==> inputs of trial 85 <==
## datapath
module datapath (
    part,
    clock,
    value,
    positive,
    reset,
    counter,
    result
);
Settings: LEC_CHECK=0, ABC_AREA=1, CAP_MARGIN=0, CELL_PAD_IN_SITES_GLOBAL_PLACEMENT=1, CORE_MARGIN=6, CORE_UTILIZATION=40, HOLD_SLACK_MARGIN=-0.03, SLEW_MARGIN=20; clock period 42.0 ns.
run.sh (not shown) runs the stock make flow with config.mk's settings and CLKGATE_MAP_FILE=.
==> build 49 (differences from trial 85) <==
--- a/flow/config.mk
+++ b/flow/config.mk
@@ -8,7 +8,7 @@
 export ABC_AREA = 1
-export CAP_MARGIN = 0
-export CELL_PAD_IN_SITES_GLOBAL_PLACEMENT = 1
-export CORE_MARGIN = 6
-export CORE_UTILIZATION = 40
-export HOLD_SLACK_MARGIN = -0.03
+export CAP_MARGIN = 5
+export CORE_MARGIN = 2
+export CORE_UTILIZATION = 71
+export CTS_CLUSTER_DIAMETER = 224
+export CTS_CLUSTER_SIZE = 31
 export SLEW_MARGIN = 20
==> flow/constraint.sdc (replaced) <==
create_clock -name core_clock -period 37.2 [get_ports {clock}]
set_input_delay 7.4400 -clock core_clock [delete_from_list [all_inputs] [get_ports {clock}]]
set_output_delay 7.4400 -clock core_clock [all_outputs]
set_load 0.01 [all_outputs]
==> build 3 (differences from trial 85) <==
--- a/flow/config.mk
+++ b/flow/config.mk
@@ -10,5 +10,9 @@
 export CELL_PAD_IN_SITES_GLOBAL_PLACEMENT = 1
+export CORE_ASPECT_RATIO = 1.24
 export CORE_MARGIN = 6
 export CORE_UTILIZATION = 40
-export HOLD_SLACK_MARGIN = -0.03
+export GPL_TIMING_DRIVEN = 0
+export MAX_ROUTING_LAYER = met4
+export PLACE_DENSITY_LB_ADDON = 0.14
 export SLEW_MARGIN = 20
+export TNS_END_PERCENT = 15
==> build 76 (differences from trial 85) <==
==> flow/config.mk (replaced) <==
export PLATFORM = sky130hd
export DESIGN_NAME = datapath
export DESIGN_NICKNAME = datapath
export VERILOG_FILES = /design/flow/design.v
export SDC_FILE = /design/flow/constraint.sdc
export NUM_CORES = 4
export LEC_CHECK = 0
export CAP_MARGIN = 20
export CORE_MARGIN = 2
export CORE_UTILIZATION = 40
export CTS_CLUSTER_DIAMETER = 183
export CTS_CLUSTER_SIZE = 100
export GPL_ROUTABILITY_DRIVEN = 0
export GPL_TIMING_DRIVEN = 0
export HOLD_SLACK_MARGIN = 0.26
export SLEW_MARGIN = 20
export TNS_END_PERCENT = 10
==> results.sh <==
# flow metrics
export IMPL_status="complete, no violations"
export IMPL_clkbuf_count=7
export IMPL_common_cells="inv_1, ha_1, nand2_1, fa_1, nor2_1"
export IMPL_cp_max_fo=7
export IMPL_crit_path_start="value[2]"
export IMPL_grt_max_degree=29
export IMPL_first_pass_iters=6
export IMPL_fp_dieW_um=187
export IMPL_logic_area_sq_um=20500
[end of results for build 49]
==> results.sh <==
# flow metrics
export IMPL_status="complete, no violations"
export IMPL_common_cells="inv_1, ha_1, nand2_1, fa_1, nor2_1"
export IMPL_first_pass_iters=5
export IMPL_cp_max_fo=10
[end of results for build 3]
==> results.sh <==
# flow metrics
export IMPL_first_pass_iters=5
export IMPL_grt_max_degree=29
export IMPL_crit_path_start="value[5]"
export IMPL_logic_area_sq_um=20300
export IMPL_common_cells="inv_1, ha_1, nand2_1, fa_1, nor2_1"
export IMPL_status="complete, no violations"
export IMPL_fp_dieW_um=256
export IMPL_cp_max_fo=28
export IMPL_cts_root_buf="clkbuf_16"
export IMPL_placed_area_sq_um=25400
[end of results for trial 85]
==> results.sh <==
# flow metrics
export IMPL_fp_dieW_um=243
export IMPL_status="complete, no violations"
export IMPL_cp_max_fo=10
export IMPL_first_pass_iters=5
export IMPL_common_cells="ha_1, inv_1, fa_1, a21oi_1"
export IMPL_logic_area_sq_um=20100
export IMPL_grt_max_degree=13
export IMPL_cts_sinks=32
[end of results for build 76]

---

==> job 6846: inputs <==
==> flow/design.v <==
module datapath (
    part,
    clock,
    value,
    positive,
    reset,
    counter,
    result
);
    input part;
    input clock;
    input [15:0] value;
    input positive;
    input reset;
    output [15:0] counter;
    output [15:0] result;
    wire [15:0] _65 = 16'b0000000000000000;
    wire [15:0] _64 = 16'b0000000000000000;
    wire _102;
    wire _100;
    wire _101;
    wire _103;
    wire [15:0] _104;
    wire _96;
    wire _92;
    wire _93;
    wire _90;
    wire _91;
    wire _94;
    wire _95;
    wire _97;
    wire [15:0] _98;
    wire _86;
    wire _84;
    wire _81;
    wire _82;
    wire _79;
    wire _80;
    wire _83;
    wire _85;
    wire _87;
    wire [15:0] _88;
    wire [41:0] _73 = 42'b000000000000000000000010100011110101110001;
    wire [25:0] _71 = 26'b00000000000000000000000000;
    wire [41:0] _72;
    wire [83:0] _74;
    wire [57:0] _75;
    wire [25:0] _70 = 26'b00000000000000000000000000;
    wire [83:0] _76;
    wire [15:0] _77;
    wire [15:0] _78;
    wire [15:0] _89;
    wire [15:0] _99;
    wire [15:0] _105;
    wire [15:0] _67 = 16'b0000000000000001;
    wire [15:0] _68;
    wire [15:0] _62 = 16'b0000000000000000;
    wire [15:0] _58 = 16'b0000000001100100;
    wire [41:0] _53 = 42'b000000000000000000000010100011110101110001;
    wire [25:0] _51 = 26'b00000000000000000000000000;
    wire [41:0] _52;
    wire [83:0] _54;
    wire [57:0] _55;
    wire [25:0] _50 = 26'b00000000000000000000000000;
    wire [83:0] _56;
    wire [15:0] _57;
    wire [31:0] _59;
    wire [15:0] _60;
    wire [15:0] _48 = 16'b0000000000110010;
    wire [15:0] _44 = 16'b0000000001100100;
    wire [41:0] _39 = 42'b000000000000000000000010100011110101110001;
    wire [25:0] _37 = 26'b00000000000000000000000000;
    wire [41:0] _38;
    wire [83:0] _40;
    wire [57:0] _41;
    wire [25:0] _36 = 26'b00000000000000000000000000;
    wire [83:0] _42;
    wire [15:0] _43;
    wire [31:0] _45;
    wire [15:0] _46;
    wire [15:0] _34;
    wire [15:0] _29 = 16'b0000000001100100;
    wire [41:0] _24 = 42'b000000000000000000000010100011110101110001;
    wire [25:0] _22 = 26'b00000000000000000000000000;
    wire [41:0] _23;
    wire [83:0] _25;
    wire [57:0] _26;
    wire [25:0] _21 = 26'b00000000000000000000000000;
    wire [83:0] _27;
    wire [15:0] _28;
    wire [31:0] _30;
    wire [15:0] _31;
    wire [15:0] _32;
    wire [15:0] _19 = 16'b0000000001100100;
    wire [15:0] _20;
    wire [15:0] _33;
    wire [15:0] _35;
    wire [15:0] _47;
    wire [15:0] _49;
    wire [15:0] _61;
    wire _63;
    wire [15:0] _69;
    wire _2;
    wire [15:0] _106;
    wire [15:0] _107;
    wire [15:0] _3;
    reg [15:0] _66;
    wire vdd = 1'b1;
    wire [15:0] _16 = 16'b0000000000000000;
    wire [15:0] _15 = 16'b0000000000000000;
    wire _6;
    wire [15:0] _137 = 16'b0000000000110010;
    wire [15:0] _133 = 16'b0000000001100100;
    wire [41:0] _128 = 42'b000000000000000000000010100011110101110001;
    wire [25:0] _126 = 26'b00000000000000000000000000;
    wire [41:0] _127;
    wire [83:0] _129;
    wire [57:0] _130;
    wire [25:0] _125 = 26'b00000000000000000000000000;
    wire [83:0] _131;
    wire [15:0] _132;
    wire [31:0] _134;
    wire [15:0] _135;
    wire [15:0] _123;
    wire [15:0] _118 = 16'b0000000001100100;
    wire [41:0] _113 = 42'b000000000000000000000010100011110101110001;
    wire [25:0] _111 = 26'b00000000000000000000000000;
    wire [41:0] _112;
    wire [83:0] _114;
    wire [57:0] _115;
    wire [25:0] _110 = 26'b00000000000000000000000000;
    wire [83:0] _116;
    wire [15:0] _117;
    wire [31:0] _119;
    wire [15:0] _120;
    wire [15:0] _8;
    wire [15:0] _121;
    wire [15:0] _108 = 16'b0000000001100100;
    wire [15:0] _109;
    wire [15:0] _122;
    wire _10;
    wire [15:0] _124;
    wire [15:0] _136;
    wire _12;
    wire [15:0] _138;
    wire [15:0] _13;
    reg [15:0] _18;
    assign _102 = _49 == _62;
    assign _100 = _18 == _62;
    assign _101 = ~ _100;
    assign _103 = _101 & _102;
    assign _104 = _103 ? _67 : _62;
    assign _96 = _49 < _18;
    assign _92 = _49 == _62;
    assign _93 = ~ _92;
    assign _90 = _18 == _62;
    assign _91 = ~ _90;
    assign _94 = _91 & _93;
    assign _95 = _94 & _10;
    assign _97 = _95 & _96;
    assign _98 = _97 ? _67 : _62;
    assign _86 = _18 < _49;
    assign _84 = ~ _10;
    assign _81 = _49 == _62;
    assign _82 = ~ _81;
    assign _79 = _18 == _62;
    assign _80 = ~ _79;
    assign _83 = _80 & _82;
    assign _85 = _83 & _84;
    assign _87 = _85 & _86;
    assign _88 = _87 ? _67 : _62;
    assign _72 = { _71, _8 };
    assign _74 = _72 * _73;
    assign _75 = _74[83:26];
    assign _76 = { _70, _75 };
    assign _77 = _76[15:0];
    assign _78 = _66 + _77;
    assign _89 = _78 + _88;
    assign _99 = _89 + _98;
    assign _105 = _99 + _104;
    assign _68 = _66 + _67;
    assign _52 = { _51, _49 };
    assign _54 = _52 * _53;
    assign _55 = _54[83:26];
    assign _56 = { _50, _55 };
    assign _57 = _56[15:0];
    assign _59 = _57 * _58;
    assign _60 = _59[15:0];
    assign _38 = { _37, _35 };
    assign _40 = _38 * _39;
    assign _41 = _40[83:26];
    assign _42 = { _36, _41 };
    assign _43 = _42[15:0];
    assign _45 = _43 * _44;
    assign _46 = _45[15:0];
    assign _34 = _18 + _32;
    assign _23 = { _22, _8 };
    assign _25 = _23 * _24;
    assign _26 = _25[83:26];
    assign _27 = { _21, _26 };
    assign _28 = _27[15:0];
    assign _30 = _28 * _29;
    assign _31 = _30[15:0];
    assign _32 = _8 - _31;
    assign _20 = _18 + _19;
    assign _33 = _20 - _32;
    assign _35 = _10 ? _34 : _33;
    assign _47 = _35 - _46;
    assign _49 = _12 ? _48 : _47;
    assign _61 = _49 - _60;
    assign _63 = _61 == _62;
    assign _69 = _63 ? _68 : _66;
    assign _2 = part;
    assign _106 = _2 ? _105 : _69;
    assign _107 = _12 ? _62 : _106;
    assign _3 = _107;
    always @(posedge _6) begin
        _66 <= _3;
    end
    assign _6 = clock;
    assign _127 = { _126, _124 };
    assign _129 = _127 * _128;
    assign _130 = _129[83:26];
    assign _131 = { _125, _130 };
    assign _132 = _131[15:0];
    assign _134 = _132 * _133;
    assign _135 = _134[15:0];
    assign _123 = _18 + _121;
    assign _112 = { _111, _8 };
    assign _114 = _112 * _113;
    assign _115 = _114[83:26];
    assign _116 = { _110, _115 };
    assign _117 = _116[15:0];
    assign _119 = _117 * _118;
    assign _120 = _119[15:0];
    assign _8 = value;
    assign _121 = _8 - _120;
    assign _109 = _18 + _108;
    assign _122 = _109 - _121;
    assign _10 = positive;
    assign _124 = _10 ? _123 : _122;
    assign _136 = _124 - _135;
    assign _12 = reset;
    assign _138 = _12 ? _137 : _136;
    assign _13 = _138;
    always @(posedge _6) begin
        _18 <= _13;
    end
    assign counter = _18;
    assign result = _66;
endmodule
==> flow/run.sh <==
#!/bin/bash
# the make line also repeats each setting of config.mk as NAME=value (left out here)
make -C /OpenROAD-flow-scripts/flow DESIGN_CONFIG=/design/flow/config.mk WORK_HOME=/design/flow/orfs CLKGATE_MAP_FILE= finish
==> flow/config.mk <==
export PLATFORM = sky130hd
export DESIGN_NAME = datapath
export DESIGN_NICKNAME = datapath
export VERILOG_FILES = /design/flow/design.v
export SDC_FILE = /design/flow/constraint.sdc
export NUM_CORES = 4
export LEC_CHECK = 0
export ABC_AREA = 1
export CAP_MARGIN = 20
export CORE_MARGIN = 2
export CORE_UTILIZATION = 71
export CTS_CLUSTER_DIAMETER = 206
export CTS_CLUSTER_SIZE = 17
export GPL_TIMING_DRIVEN = 1
export HOLD_SLACK_MARGIN = -0.04
export MAX_ROUTING_LAYER = met4
export SLEW_MARGIN = 10
export TNS_END_PERCENT = 90
==> flow/constraint.sdc <==
create_clock -name core_clock -period 33.0 [get_ports {clock}]
set_input_delay 6.6000 -clock core_clock [delete_from_list [all_inputs] [get_ports {clock}]]
set_output_delay 6.6000 -clock core_clock [all_outputs]
set_load 0.01 [all_outputs]
==> job 7519: changes against job 6846 <==
==> flow/config.mk (replaced) <==
export PLATFORM = sky130hd
export DESIGN_NAME = datapath
export DESIGN_NICKNAME = datapath
export VERILOG_FILES = /design/flow/design.v
export SDC_FILE = /design/flow/constraint.sdc
export NUM_CORES = 4
export LEC_CHECK = 0
export ABC_AREA = 1
export CAP_MARGIN = 20
export CORE_MARGIN = 2
export CORE_UTILIZATION = 71
export CTS_CLUSTER_DIAMETER = 223
export SLEW_MARGIN = 20
==> flow/constraint.sdc (replaced) <==
create_clock -name core_clock -period 34.3 [get_ports {clock}]
set_input_delay 6.8600 -clock core_clock [delete_from_list [all_inputs] [get_ports {clock}]]
set_output_delay 6.8600 -clock core_clock [all_outputs]
set_load 0.01 [all_outputs]
==> job 2492: changes against job 6846 <==
==> flow/config.mk (replaced) <==
export PLATFORM = sky130hd
export DESIGN_NAME = datapath
export DESIGN_NICKNAME = datapath
export VERILOG_FILES = /design/flow/design.v
export SDC_FILE = /design/flow/constraint.sdc
export NUM_CORES = 4
export LEC_CHECK = 0
export ABC_AREA = 1
export CAP_MARGIN = 20
export CORE_MARGIN = 2
export CORE_UTILIZATION = 71
export CTS_CLUSTER_DIAMETER = 223
export HOLD_SLACK_MARGIN = -0.09
export SLEW_MARGIN = 20
==> flow/constraint.sdc (replaced) <==
create_clock -name core_clock -period 29.0 [get_ports {clock}]
set_input_delay 5.8000 -clock core_clock [delete_from_list [all_inputs] [get_ports {clock}]]
set_output_delay 5.8000 -clock core_clock [all_outputs]
set_load 0.01 [all_outputs]
==> job 167: changes against job 6846 <==
==> flow/config.mk (replaced) <==
export PLATFORM = sky130hd
export DESIGN_NAME = datapath
export DESIGN_NICKNAME = datapath
export VERILOG_FILES = /design/flow/design.v
export SDC_FILE = /design/flow/constraint.sdc
export NUM_CORES = 4
export LEC_CHECK = 0
export CAP_MARGIN = 20
export CORE_MARGIN = 2
export CORE_UTILIZATION = 10
export SLEW_MARGIN = 20
==> flow/constraint.sdc (replaced) <==
create_clock -name core_clock -period 58.6 [get_ports {clock}]
set_input_delay 11.7200 -clock core_clock [delete_from_list [all_inputs] [get_ports {clock}]]
set_output_delay 11.7200 -clock core_clock [all_outputs]
set_load 0.01 [all_outputs]
==> comparison table <==
item                                                          job 6846               job 7519                           job 167                job 2492
Final Wtd Congestion                                              1.03                  0.956                             0.880                   0.989
Critical path type                                              in2reg                 in2reg                            in2reg                       -
Uppermost routed layer                                            met4                   met4                              met5                       -
Area delta synth->final                                          28.6%                  13.0%                             19.5%                       -
Critical Path AT                                              34750 ps               33520 ps                          46010 ps                       -
Clock buffers and inverters, area share                         0.436%                 0.543%                            0.529%                       -
Post-route setup slack                                        -1570 ps                 961 ps                          12800 ps                       -
Mapped Cells                                                      2889                   2889                              2472                    2889
Kind of launch point of the worst setup path                input port             input port                        input port                       -
Post-Syn Nets                                                     3858                   3858                              3441                    3858
Unique masters post-synth                                           59                     59                                80                      59
Clock transition at path regs                                    60 ps                  50 ps                             60 ps                       -
Status                                                 failed layout checks  no timing/DRC/antenna violations  no timing/DRC/antenna violations  stopped before the end
Last stage reached                                                   -                      -                                 -                 5_1_grt
Layout check failures                             negative setup slack                      -                                 -                       -
Clock tree from TritonCTS                                          yes                    yes                               yes                       -
Warning total across the stage logs                                 66                     65                                63                       -
Post-synthesis simple-gate area fraction                         13.2%                  13.2%                             8.78%                   13.2%
Slowest library cell on the worst path        sky130_fd_sc_hd__a21oi_1  sky130_fd_sc_hd__fa_1  sky130_fd_sc_hd__clkdlybuf4s50_1                       -
Final Cycle Share                                                 105%                  97.2%                             78.2%                       -
Area of the mapped netlist                                  23900 um^2             23900 um^2                        22800 um^2              23900 um^2
Via count of the routed design                                   25029                  19976                             16817                       -
